Q:
==> flow/design.v <==
`timescale 1ns/10ps
module mm_gcd (
    clock,
    reset,
    a,
    b,
    c,
    start,
    finished
);
input clock;
input reset;
input [31:0] a;
input [31:0] b;
output [31:0] c;
reg [31:0] c;
input start;
output finished;
reg finished;
reg [31:0] y;
reg [31:0] x;
always @(posedge clock) begin: MM_GCD_RTL
    if (reset == 0) begin
        y <= 0;
        x <= 0;
        finished <= 1;
        c <= 0;
    end
    else begin
        if (start) begin
            finished <= 1'b0;
            x <= a;
            y <= b;
        end
        else begin
            if ((y == 0)) begin
                finished <= 1'b1;
                c <= x;
            end
            else if ((x > y)) begin
                x <= (x - y);
            end
            else begin
                y <= (y - x);
            end
        end
    end
end
endmodule
clock: 2.17 ns
lec_check: 0
abc_area: 1
cap_margin: 0
core_margin: 2
core_utilization: 72
cts_cluster_diameter: 232
cts_cluster_size: 72
place_density: 0.65
setup_slack_margin: -0.17
slew_margin: 20
run.sh (not shown) runs the stock make flow with config.mk's settings and CLKGATE_MAP_FILE=.
Status: Q FAILED at global routing (5_1_grt) (tool error)
### Q -> S
# Q
export LEC_CHECK = 0
export ABC_AREA = 1
export CAP_MARGIN = 0
export CORE_MARGIN = 2
export CORE_UTILIZATION = 72
export CTS_CLUSTER_DIAMETER = 232
export CTS_CLUSTER_SIZE = 72
export PLACE_DENSITY = 0.65
export SETUP_SLACK_MARGIN = -0.17
export SLEW_MARGIN = 20
create_clock -name core_clock -period 2.17 [get_ports {clock}]
# S
export LEC_CHECK = 0
export ABC_AREA = 1
export CAP_MARGIN = 20
export CORE_MARGIN = 2
export CORE_UTILIZATION = 70
export CTS_CLUSTER_SIZE = 72
export SETUP_SLACK_MARGIN = -0.24
export SLEW_MARGIN = 20
create_clock -name core_clock -period 3.25 [get_ports {clock}]
==> results <==
- S reached the final stage; the timing, DRC and antenna checks on its layout passed.
- Number of placed cells counting well taps for S: about 6% down relative to Q
- Re synthesized cell count: no difference whatsoever between S and Q.
- Going from Q to S, die width grows by 1.4%.
- Looking at die size across S and Q, the one that comes out lower is Q.
- The run showing the smaller floorplan core density is S.
- There was hardly any difference in adder and majority cell fraction of the synthesized area between S and Q.
- Relative to Q, the placed cell area measured on S has decreased by a little under 10%.
- Q -> S: final estimated routing congestion in global placement decreased by a few percent
- Between S and Q, the difference in yosys synthesis chip area is negligible.
- Per the comparison of S with Q, count of standard-cell rows higher; number of instances resized during post-cts repair lower.

---

north:
Starts from the design.v that is shown in full above.
clock: 5.0 ns
lec_check: 0
cap_margin: 20
core_margin: 2
core_utilization: 40
cts_cluster_diameter: 81
cts_cluster_size: 10
place_density: 0.41
slew_margin: 20
--- input diff north..south ---
# north
export LEC_CHECK = 0
export CAP_MARGIN = 20
export CORE_MARGIN = 2
export CORE_UTILIZATION = 40
export CTS_CLUSTER_DIAMETER = 81
export CTS_CLUSTER_SIZE = 10
export PLACE_DENSITY = 0.41
export SLEW_MARGIN = 20
create_clock -name core_clock -period 5.0 [get_ports {clock}]
# south
export LEC_CHECK = 0
export ABC_AREA = 1
export CAP_MARGIN = 20
export CORE_MARGIN = 2
export CORE_UTILIZATION = 56
export SLEW_MARGIN = 20
create_clock -name core_clock -period 5.0 [get_ports {clock}]
--- outcome ---
south vs. north: sequential share of cell area down 2.0 points; critical path depth up 2; total standard cell area after synthesis up about 13%. Comparing final critical-path setup slack for north and south, the smaller number came from north. The higher period utilization came out of north. For north, the timing startpoint of the critical path was y[18], unlike south, where it was y[16].
Setup changes, south to east
# south
export LEC_CHECK = 0
export ABC_AREA = 1
export CAP_MARGIN = 20
export CORE_MARGIN = 2
export CORE_UTILIZATION = 56
export SLEW_MARGIN = 20
create_clock -name core_clock -period 5.0 [get_ports {clock}]
# east
export LEC_CHECK = 0
export CAP_MARGIN = 20
export CORE_MARGIN = 8
export CORE_UTILIZATION = 40
export CTS_CLUSTER_DIAMETER = 296
export CTS_CLUSTER_SIZE = 98
export HOLD_SLACK_MARGIN = -0.09
export MAX_ROUTING_LAYER = met4
export PLACE_DENSITY = 0.39
export SLEW_MARGIN = 20
export TNS_END_PERCENT = 35
create_clock -name core_clock -period 5.0 [get_ports {clock}]
==> results <==
- east: flow completed, timing, DRC and antenna clean
- east vs south — Yosys chip area dropped 1000 sq um.
- Diff south -> east: global routing met3 resource utilization climbed 0.31 points; total wire length after detailed routing up about 1.2%.
- Against south, post-synthesis cell type count in east rose by more than 100%.
- The final reports for east and south show layout multi-input combinational cell count lower in the former.
- east improves on south in area after synthesis.
- In the tables for south and east, fmax reads lower with east.
The inputs of west differ from those of east as listed below.
# east
export LEC_CHECK = 0
export CAP_MARGIN = 20
export CORE_MARGIN = 8
export CORE_UTILIZATION = 40
export CTS_CLUSTER_DIAMETER = 296
export CTS_CLUSTER_SIZE = 98
export HOLD_SLACK_MARGIN = -0.09
export MAX_ROUTING_LAYER = met4
export PLACE_DENSITY = 0.39
export SLEW_MARGIN = 20
export TNS_END_PERCENT = 35
create_clock -name core_clock -period 5.0 [get_ports {clock}]
# west
export LEC_CHECK = 0
export CAP_MARGIN = 20
export CORE_MARGIN = 8
export CORE_UTILIZATION = 68
export CTS_CLUSTER_DIAMETER = 296
export CTS_CLUSTER_SIZE = 98
export HOLD_SLACK_MARGIN = -0.09
export MAX_ROUTING_LAYER = met4
export PLACE_DENSITY = 0.39
export SLEW_MARGIN = 20
export TNS_END_PERCENT = 35
create_clock -name core_clock -period 5.0 [get_ports {clock}]
[summary]

---

== build 19 ==
// mm_gcd: RTL as listed in full above, without the edits since
make LEC_CHECK=0 CAP_MARGIN=20 CELL_PAD_IN_SITES_DETAIL_PLACEMENT=1 CORE_MARGIN=2 CORE_UTILIZATION=40 CTS_CLUSTER_SIZE=13 GPL_ROUTABILITY_DRIVEN=0 GPL_TIMING_DRIVEN=0 PLACE_DENSITY_LB_ADDON=0.16 SETUP_SLACK_MARGIN=1.33 SLEW_MARGIN=20 TNS_END_PERCENT=40 finish   # period 6.59 ns
## Diff of input files: build 27 against build 19
# build 19
export LEC_CHECK = 0
export CAP_MARGIN = 20
export CELL_PAD_IN_SITES_DETAIL_PLACEMENT = 1
export CORE_MARGIN = 2
export CORE_UTILIZATION = 40
export CTS_CLUSTER_SIZE = 13
export GPL_ROUTABILITY_DRIVEN = 0
export GPL_TIMING_DRIVEN = 0
export PLACE_DENSITY_LB_ADDON = 0.16
export SETUP_SLACK_MARGIN = 1.33
export SLEW_MARGIN = 20
export TNS_END_PERCENT = 40
create_clock -name core_clock -period 6.59 [get_ports {clock}]
# build 27
export LEC_CHECK = 0
export CAP_MARGIN = 20
export CORE_MARGIN = 2
export CORE_UTILIZATION = 40
export CTS_CLUSTER_DIAMETER = 186
export CTS_CLUSTER_SIZE = 100
export SLEW_MARGIN = 20
export TNS_END_PERCENT = 10
create_clock -name core_clock -period 5.0 [get_ports {clock}]
Notes after the runs:
The run showing the smaller final period utilization is build 19.
> inputs changed (build 27 -> build 37)
# build 27
export LEC_CHECK = 0
export CAP_MARGIN = 20
export CORE_MARGIN = 2
export CORE_UTILIZATION = 40
export CTS_CLUSTER_DIAMETER = 186
export CTS_CLUSTER_SIZE = 100
export SLEW_MARGIN = 20
export TNS_END_PERCENT = 10
create_clock -name core_clock -period 5.0 [get_ports {clock}]
# build 37
export LEC_CHECK = 0
export CAP_MARGIN = 20
export CORE_MARGIN = 2
export CORE_UTILIZATION = 40
export SLEW_MARGIN = 20
create_clock -name core_clock -period 3.8 [get_ports {clock}]
==> comparison <==
- Build 37 closes out successfully: all stages finished, all timing, DRC and antenna checks passed.
- Delta(first-iteration DRC count, build 37 - build 27) > 0
- Maximum number of pins on one net before global-route repair: build 37 vs build 27 up about 4%
- Fraction of area in clock buffers and inverters delta (build 27 -> build 37): insignificant
- Looking at launching element of the worst setup path, the y[27] result is from build 37; the y[3] one comes from build 27.
- Diff build 27 -> build 37: portion of the clock cycle consumed by the worst path in the final layout went up; worst path buffer plus inverter count went up.
Input changes introduced in build 54 (baseline for comparison: build 37):
# build 37
export LEC_CHECK = 0
export CAP_MARGIN = 20
export CORE_MARGIN = 2
export CORE_UTILIZATION = 40
export SLEW_MARGIN = 20
create_clock -name core_clock -period 3.8 [get_ports {clock}]
# build 54
export LEC_CHECK = 0
export ABC_AREA = 1
export CAP_MARGIN = 20
export CORE_MARGIN = 2
export CORE_UTILIZATION = 72
export PLACE_DENSITY_LB_ADDON = 0.0
export SLEW_MARGIN = 20
create_clock -name core_clock -period 1.03 [get_ports {clock}]
Results
FAIL build 54 @ detailed placement: tool exited with error
Between build 54 and build 37, the area fraction in compound gates after synthesis is lower for build 54.
Per the comparison of build 54 with build 37, number of distinct library cell variants in the gate-level netlist after synthesis has decreased, share of synthesized area spent on multiplexers has decreased, placeable core region has decreased, portion of the post-synthesis area used by sequential elements has decreased.
Input changes introduced in build 77 (baseline for comparison: build 54):
# build 54
export LEC_CHECK = 0
export ABC_AREA = 1
export CAP_MARGIN = 20
export CORE_MARGIN = 2
export CORE_UTILIZATION = 72
export PLACE_DENSITY_LB_ADDON = 0.0
export SLEW_MARGIN = 20
create_clock -name core_clock -period 1.03 [get_ports {clock}]
# build 77
export LEC_CHECK = 0
export CAP_MARGIN = 20
export CORE_MARGIN = 2
export CORE_UTILIZATION = 66
export SETUP_SLACK_MARGIN = -0.23
export SLEW_MARGIN = 20
create_clock -name core_clock -period 3.18 [get_ports {clock}]
[summary]
Mux share of post-synthesis cell area is higher on build 77
Xor and xnor area share after synthesis ends up higher on build 77.
The lower area of the die of build 54 and build 77 is in build 77.
The number of cell instances after yosys synthesis in build 77 is 0.66 times that in build 54.
For the area after synthesis, build 77 came in about 12% lower than build 54 did.
What build 77 reported for synthesized cell count has to be multiplied by 1.5 to get the figure for build 54.
Between build 54 and build 77, the flow reports number of nets in the synthesized netlist decreasing by more than a quarter.
The final report for build 77 shows a completed flow and a layout that fails verification, specifically negative setup slack.
When build 77 is measured against build 54, its chip area line of the yosys report turns out 0.0010 sq mm lower.
